== build 16 ==
==> flow/design.v (excerpt) <==
module sd_encr_device (
    input wire clk,                     
    input wire rst,                     
    input wire start,                   
    input wire rw_flag,                 
    output wire done,                   
    output wire sd_clk,
    output wire sd_cs_n,
    output wire sd_mosi,
    input  wire sd_miso,
    input wire key_rw,                  
    input wire key_sel,                 
    input wire [511:0] key_data_in,     
    output wire [511:0] key_data_out    
);
    wire sd_ready;
    wire sd_read_ready;
    wire sd_write_data_ready;
    wire [511:0] sd_data_in;
    wire [511:0] sd_data_out;
    reg xor_start;
    wire xor_done;
    wire [511:0] xor_sd_data_in;
    wire xor_sd_data_valid;
    wire xor_sd_ready;
    wire [511:0] xor_sd_data_out;
    wire reg_file_rw;
    wire reg_file_sel;
    wire [511:0] reg_file_data_out;
    reg sd_write_trigger;
    SD_Controller u_sd_controller (
        .clk              (clk),
        .rst_n            (~rst),
        .write_data       (sd_data_out),
        .write_data_ready (sd_write_data_ready),
        .read_data        (sd_data_in),
        .read_ready       (sd_read_ready),
        .ready            (sd_ready),
        .spi_clk          (sd_clk),
        .spi_cs_n         (sd_cs_n),
        .spi_mosi         (sd_mosi),
        .spi_miso         (sd_miso)
    );
    xorEncr #(
        .DATA_WIDTH(512),
        .KEY_WIDTH(512)
    ) u_xor_encr (
        .clk              (clk),
        .rst              (rst),
        .start            (xor_start),
        .rw_flag          (rw_flag),
        .done             (xor_done),
        .sd_data_in       (xor_sd_data_in),
        .sd_data_out      (xor_sd_data_out),
        .sd_data_valid    (xor_sd_data_valid),
        .sd_ready         (xor_sd_ready),
        .reg_file_rw      (reg_file_rw),
        .reg_file_sel     (reg_file_sel),
        .reg_file_data_out(reg_file_data_out)
    );
  ...
For scale: about 3800 flip-flops, roughly 1000 I/O pins, ~150000 µm² of cells after synthesis.
Settings: LEC_CHECK=0, ABC_AREA=1, CAP_MARGIN=30, CELL_PAD_IN_SITES_DETAIL_PLACEMENT=0, CELL_PAD_IN_SITES_GLOBAL_PLACEMENT=3, CORE_MARGIN=2, CORE_UTILIZATION=21, CTS_CLUSTER_DIAMETER=397, GPL_TIMING_DRIVEN=1, MAX_ROUTING_LAYER=met5, PLACE_DENSITY_LB_ADDON=0.24, SLEW_MARGIN=0; clock period 12.3 ns.
run.sh (not shown) runs the stock make flow with config.mk's settings and CLKGATE_MAP_FILE=.
Both conditions hold for build 16: the flow ran to the end and the final layout passed the timing, design-rule and antenna checks.
[inputs] build 64 vs build 16
- SETUP_SLACK_MARGIN: unset -> 1.43
- PLACE_DENSITY_LB_ADDON: 0.24 -> unset
- CAP_MARGIN: 30 -> 20
- GPL_TIMING_DRIVEN: 1 -> unset
- CTS_CLUSTER_DIAMETER: 397 -> unset
- CELL_PAD_IN_SITES_DETAIL_PLACEMENT: 0 -> unset
- HOLD_SLACK_MARGIN: unset -> 0.29
- SLEW_MARGIN: 0 -> 20
- CELL_PAD_IN_SITES_GLOBAL_PLACEMENT: 3 -> unset
- TNS_END_PERCENT: unset -> 5
- CORE_UTILIZATION: 21 -> 53
- ABC_AREA: 1 -> unset
- MAX_ROUTING_LAYER: met5 -> unset
- the clock period (ns, I/O delays scaled along): 12.3 -> 8.11
Notes after the runs:
- Compared to build 16, build 64 has number of distinct library cells after synthesis 29 higher.
- Layout-stage area growth over the synthesis result came out lower on build 64 than on build 16.
- Summary of build 64 over build 16: worst setup timing slack at the placement stage fell by 4280 ps; fraction of the core area occupied by cells at floorplan rose by 32 points; worst hold slack rose by 7.2 ps.
--- input diff build 64..build 32 ---
- TNS_END_PERCENT no longer set, was 5
- HOLD_SLACK_MARGIN no longer set, was 0.29
- SETUP_SLACK_MARGIN no longer set, was 1.43
- CORE_UTILIZATION now 57, was 53
- the clock period (ns, I/O delays scaled along) now 4.41, was 8.11
[summary]
Between build 32 and build 64, the number of core rows is lower for build 32.
Via count of build 32 exceeds that of build 64 by a few percent.
Summary: core footprint, build 32 better than build 64
Compared with build 64, in build 32 via density per instance climbed 2.9%, number of signal-net buffers in the layout now sits higher, design area rose by about 0.5%.
Core util | build 32 vs build 64 | build 32 higher
Build 32: post-route clock period utilization 17 points above build 64
Compared with build 64, in build 32 routed wire length roughly the same, synthesized area roughly the same, clock network area share roughly the same.
diff inputs: build 32 => build 80
- SETUP_SLACK_MARGIN now 0.89, previously not set
- CORE_UTILIZATION now 70, was 57
- CTS_CLUSTER_SIZE now 14, previously not set
- the clock period (ns, I/O delays scaled along) now 3.91, was 4.41
==> comparison <==
A endpoint of the worst setup timing path of u_sd_controller.read_data[116] is what build 80 shows, while u_sd_controller.read_data[281] belongs to build 32.
When build 80 is set beside build 32, its horizontal extent of the die turns out to be about 10% smaller.
Build 80: flow completed, timing, DRC and antenna clean
Build 80 vs build 32: critical path depth up in build 80
When the final numbers for build 32 and build 80 were put side by side, the shortest clock period the worst path allows after layout turned out to be smaller in build 80.
Comparing build 32 and build 80, the lower average wire per cell in the routed design is on build 32.
The placed cell area was comparable across build 32 and build 80.
The inputs of build 72 differ from those of build 80 as listed below.
- putting MIN_ROUTING_LAYER at met1 where nothing was set
- swapping 14 for 57 in CTS_CLUSTER_SIZE
- putting CTS_CLUSTER_DIAMETER at 40 where nothing was set
- putting ABC_AREA at 0 where nothing was set
- putting PLACE_DENSITY_LB_ADDON at 0.0 where nothing was set
- swapping 70 for 72 in CORE_UTILIZATION
- swapping 0.89 for 1.12 in SETUP_SLACK_MARGIN
- putting CELL_PAD_IN_SITES_GLOBAL_PLACEMENT at 0 where nothing was set
--- outcome ---
No crash in build 72: every stage finished, but the layout fails its final checks due to max-capacitance violations, max-slew violations. Build 80 and build 72 ended up with nearly the same placed instance area. Compare build 80 and build 72 | final period utilization higher: build 72. Delta (build 72 minus build 80): final-layout clock-cell area share rose 1.1 points; internal reg-to-reg setup slack lost 270 ps; core utilization went up 5.1 points. The proportion of cell area occupied by registers of build 72 is lower than that of build 80. [compare] base=build 80 new=build 72: net switching fraction of the power increased by 3.4 points relative to the old numbers, routing usage on met2 increased by 8.0 points relative to the old numbers.
Input changes introduced in build 36 (baseline for comparison: build 72):
- MIN_ROUTING_LAYER no longer set, was met1
- TNS_END_PERCENT now 5, previously not set
- CTS_CLUSTER_DIAMETER now 381, was 40
- SETUP_SLACK_MARGIN now 1.11, was 1.12
- ABC_AREA no longer set, was 0
- MAX_ROUTING_LAYER now met4, previously not set
- CTS_CLUSTER_SIZE now 14, was 57
- CELL_PAD_IN_SITES_GLOBAL_PLACEMENT no longer set, was 0
- CORE_ASPECT_RATIO now 0.71, previously not set
==> results <==
Summary of build 72 and build 36: one run falls short of a clean finish, namely build 72. From build 72 to build 36 the numbers moved as follows: sequential share of layout area moved up, number of setup buffers added after CTS moved down, number of antenna violations at the first check in global routing moved down, relative max-transition margin moved up. Higher total of clock buffers placed in the layout among build 72 and build 36: build 36. Build 36 has pin count of the biggest net entering global routing below what build 72 had. Between build 72 and build 36, global-route usage decreased. Build 36 reports its type of the tightest min-delay check as input pin to async pin while build 72 reports input pin to flip-flop. Core outline area of build 72 is on par with build 36. Taking build 72 as the reference, in build 36 power decreased by about 14% relative to the old numbers; clock power decreased by 29% relative to the old numbers.
Power and IR drop assume default switching activity.
